==> inputs of job 781 <==
==> flow/design.v <==
module ALU (
  input  logic [31:0] A, B,
  input  logic [3:0] ALUOp,
  output logic [31:0] Result,
  output logic Zero, Carry, Overflow, Negative
);
  logic [32:0] tmp;
  always_comb begin
    tmp = 33'd0;
    Carry = 0;
    Overflow = 0;
    case (ALUOp)
      4'b0000: begin  
        tmp = A + B;
        Result = tmp[31:0];
        Carry = tmp[32];
        Overflow = (~A[31] & ~B[31] & Result[31]) | (A[31] & B[31] & ~Result[31]);
      end
      4'b0001: begin  
        tmp = A - B;
        Result = tmp[31:0];
        Carry = tmp[32];
        Overflow = (A[31] & ~B[31] & ~Result[31]) | (~A[31] & B[31] & Result[31]);
      end
      4'b0010: Result = A & B;
      4'b0011: Result = A | B;
      4'b0100: Result = A ^ B;
      4'b0101: Result = ~A;
      4'b0110: Result = ~B;
      4'b0111: Result = A << B[4:0];
      4'b1000: Result = A >> B[4:0];
      4'b1001: Result = $signed(A) >>> B[4:0];
      default: Result = 32'd0;
    endcase
    Zero = (Result == 0);
    Negative = Result[31];
  end
endmodule
module ALUControl(
  input  logic [6:0] funct7,
  input  logic [2:0] funct3,
  input  logic [6:0] opcode,
  output logic [3:0] ALUOp
);
  always_comb begin
    case (opcode)
      7'b0110011: begin  
        case ({funct7, funct3})
          10'b0000000_000: ALUOp = 4'b0000;  
          10'b0100000_000: ALUOp = 4'b0001;  
          10'b0000000_111: ALUOp = 4'b0010;  
          10'b0000000_110: ALUOp = 4'b0011;  
          10'b0000000_100: ALUOp = 4'b0100;  
          10'b0000000_001: ALUOp = 4'b0111;  
          10'b0000000_101: ALUOp = 4'b1000;  
          10'b0100000_101: ALUOp = 4'b1001;  
          default: ALUOp = 4'b1111;
        endcase
      end
      default: ALUOp = 4'b1111;
    endcase
  end
endmodule
module InstructionDecoder(
  input  logic [31:0] instruction,
  output logic [6:0]  opcode,
  output logic [4:0]  rd,
  output logic [2:0]  funct3,
  output logic [4:0]  rs1,
  output logic [4:0]  rs2,
  output logic [6:0]  funct7
);
  assign opcode = instruction[6:0];
  assign rd     = instruction[11:7];
  assign funct3 = instruction[14:12];
  assign rs1    = instruction[19:15];
  assign rs2    = instruction[24:20];
  assign funct7 = instruction[31:25];
endmodule
module ALU_Pipeline(
  input  logic clk, rst,
  input  logic [31:0] A_in, B_in,
  input  logic [31:0] instr_in,
  output logic [31:0] Result_out,
  output logic Zero_out, Carry_out, Overflow_out, Negative_out
);
  logic [31:0] A_reg, B_reg;
  logic [3:0]  ALUOp;
  logic [31:0] instr_reg;
  logic [6:0] opcode, funct7;
  logic [4:0] rd, rs1, rs2;
  logic [2:0] funct3;
  logic [31:0] Result_comb;
  logic Zero_comb, Carry_comb, Overflow_comb, Negative_comb;
  always_ff @(posedge clk or posedge rst) begin
    if (rst) begin
      A_reg <= 0;
      B_reg <= 0;
      instr_reg <= 0;
    end else begin
      A_reg <= A_in;
      B_reg <= B_in;
      instr_reg <= instr_in;
    end
  end
  InstructionDecoder decoder (
    .instruction(instr_reg),
    .opcode(opcode),
    .rd(rd),
    .funct3(funct3),
    .rs1(rs1),
    .rs2(rs2),
    .funct7(funct7)
  );
  ALUControl control (
    .opcode(opcode),
    .funct3(funct3),
    .funct7(funct7),
    .ALUOp(ALUOp)
  );
  ALU alu_inst (
    .A(A_reg),
    .B(B_reg),
    .ALUOp(ALUOp),
    .Result(Result_comb),
    .Zero(Zero_comb),
    .Carry(Carry_comb),
    .Overflow(Overflow_comb),
    .Negative(Negative_comb)
  );
  always_ff @(posedge clk or posedge rst) begin
    if (rst) begin
      Result_out <= 0;
      Zero_out <= 0;
      Carry_out <= 0;
      Overflow_out <= 0;
      Negative_out <= 0;
    end else begin
      Result_out <= Result_comb;
      Zero_out <= Zero_comb;
      Carry_out <= Carry_comb;
      Overflow_out <= Overflow_comb;
      Negative_out <= Negative_comb;
    end
  end
endmodule
==> flow/run.sh <==
#!/bin/bash
# the make line also repeats each setting of config.mk as NAME=value (left out here)
make -C /OpenROAD-flow-scripts/flow DESIGN_CONFIG=/design/flow/config.mk WORK_HOME=/design/flow/orfs CLKGATE_MAP_FILE= finish
==> flow/config.mk <==
export PLATFORM = sky130hd
export DESIGN_NAME = ALU_Pipeline
export DESIGN_NICKNAME = ALU_Pipeline
export VERILOG_FILES = /design/flow/design.v
export SDC_FILE = /design/flow/constraint.sdc
export NUM_CORES = 4
export LEC_CHECK = 0
export ABC_AREA = 1
export CAP_MARGIN = 20
export CELL_PAD_IN_SITES_GLOBAL_PLACEMENT = 0
export CORE_ASPECT_RATIO = 1.19
export CORE_MARGIN = 2
export CORE_UTILIZATION = 50
export CTS_CLUSTER_DIAMETER = 332
export CTS_CLUSTER_SIZE = 90
export GPL_TIMING_DRIVEN = 0
export PLACE_DENSITY = 0.42
export SLEW_MARGIN = 35
export TNS_END_PERCENT = 5
==> flow/constraint.sdc <==
create_clock -name core_clock -period 7.0 [get_ports {clk}]
set_input_delay 1.4000 -clock core_clock [delete_from_list [all_inputs] [get_ports {clk}]]
set_output_delay 1.4000 -clock core_clock [all_outputs]
set_load 0.01 [all_outputs]
==> job 1112 (differences from job 781) <==
ABC_AREA = unset   (was 1)
CELL_PAD_IN_SITES_GLOBAL_PLACEMENT = unset   (was 0)
CORE_ASPECT_RATIO = unset   (was 1.19)
CTS_CLUSTER_DIAMETER = unset   (was 332)
CTS_CLUSTER_SIZE = unset   (was 90)
GPL_TIMING_DRIVEN = unset   (was 0)
PLACE_DENSITY = unset   (was 0.42)
SETUP_SLACK_MARGIN = 0.93   (was unset)
SLEW_MARGIN = 20   (was 35)
TNS_END_PERCENT = unset   (was 5)
==> flow/constraint.sdc (replaced) <==
create_clock -name core_clock -period 3.33 [get_ports {clk}]
set_input_delay 0.6660 -clock core_clock [delete_from_list [all_inputs] [get_ports {clk}]]
set_output_delay 0.6660 -clock core_clock [all_outputs]
set_load 0.01 [all_outputs]
==> notes <==
- Job 1112 finished with negative setup slack left. Job 781 passed the timing, DRC and antenna checks.
- Between job 1112 and job 781, the lower sequential share of layout area is in job 1112 (gap 3.4 points).
- Of job 1112 and job 781, job 781 has the higher critical path depth (gap 5).
- Area after synthesis: job 1112 is lower than job 781 (about 13%).
- Against job 1112, the power of job 781 is smaller by 61%.
- Of job 781 and job 1112, job 781 has the higher synthesized cell count (gap 72%, measured against job 1112).
- Between job 1112 and job 781, the lower final cell count is in job 1112 (gap 20%, measured against job 781).
==> figures <==
item                                                       job 1112               job 781
Outcome                                             failed layout checks  timing/DRC/antenna clean
Reasons for failing layout checks              negative setup slack                     -
Cell count after placement                                     2555                  3315
Post-CTS Setup Repair Bufs                                       62                     0
Routed length per placed instance                           30.9 um               26.2 um
Die Span X                                                   168 um                166 um
Register-to-Register Setup Slack                           -1.64 ns               1.61 ns
HP Class                                      input pin to register  register to register
Xor/xnor share of the synthesized area                       0.846%                 1.18%
Area fraction in and, or, nand and nor cells                  17.2%                 50.9%
Max frequency                                               201 MHz               185 MHz
Syn Nets                                                       1825                  2998
Worst Hold Endpoint                                    instr_reg[0]          Overflow_out
Smallest hold slack                                        0.644 ns              0.754 ns
No activity file was given, so power comes from the tool's default toggle rates.
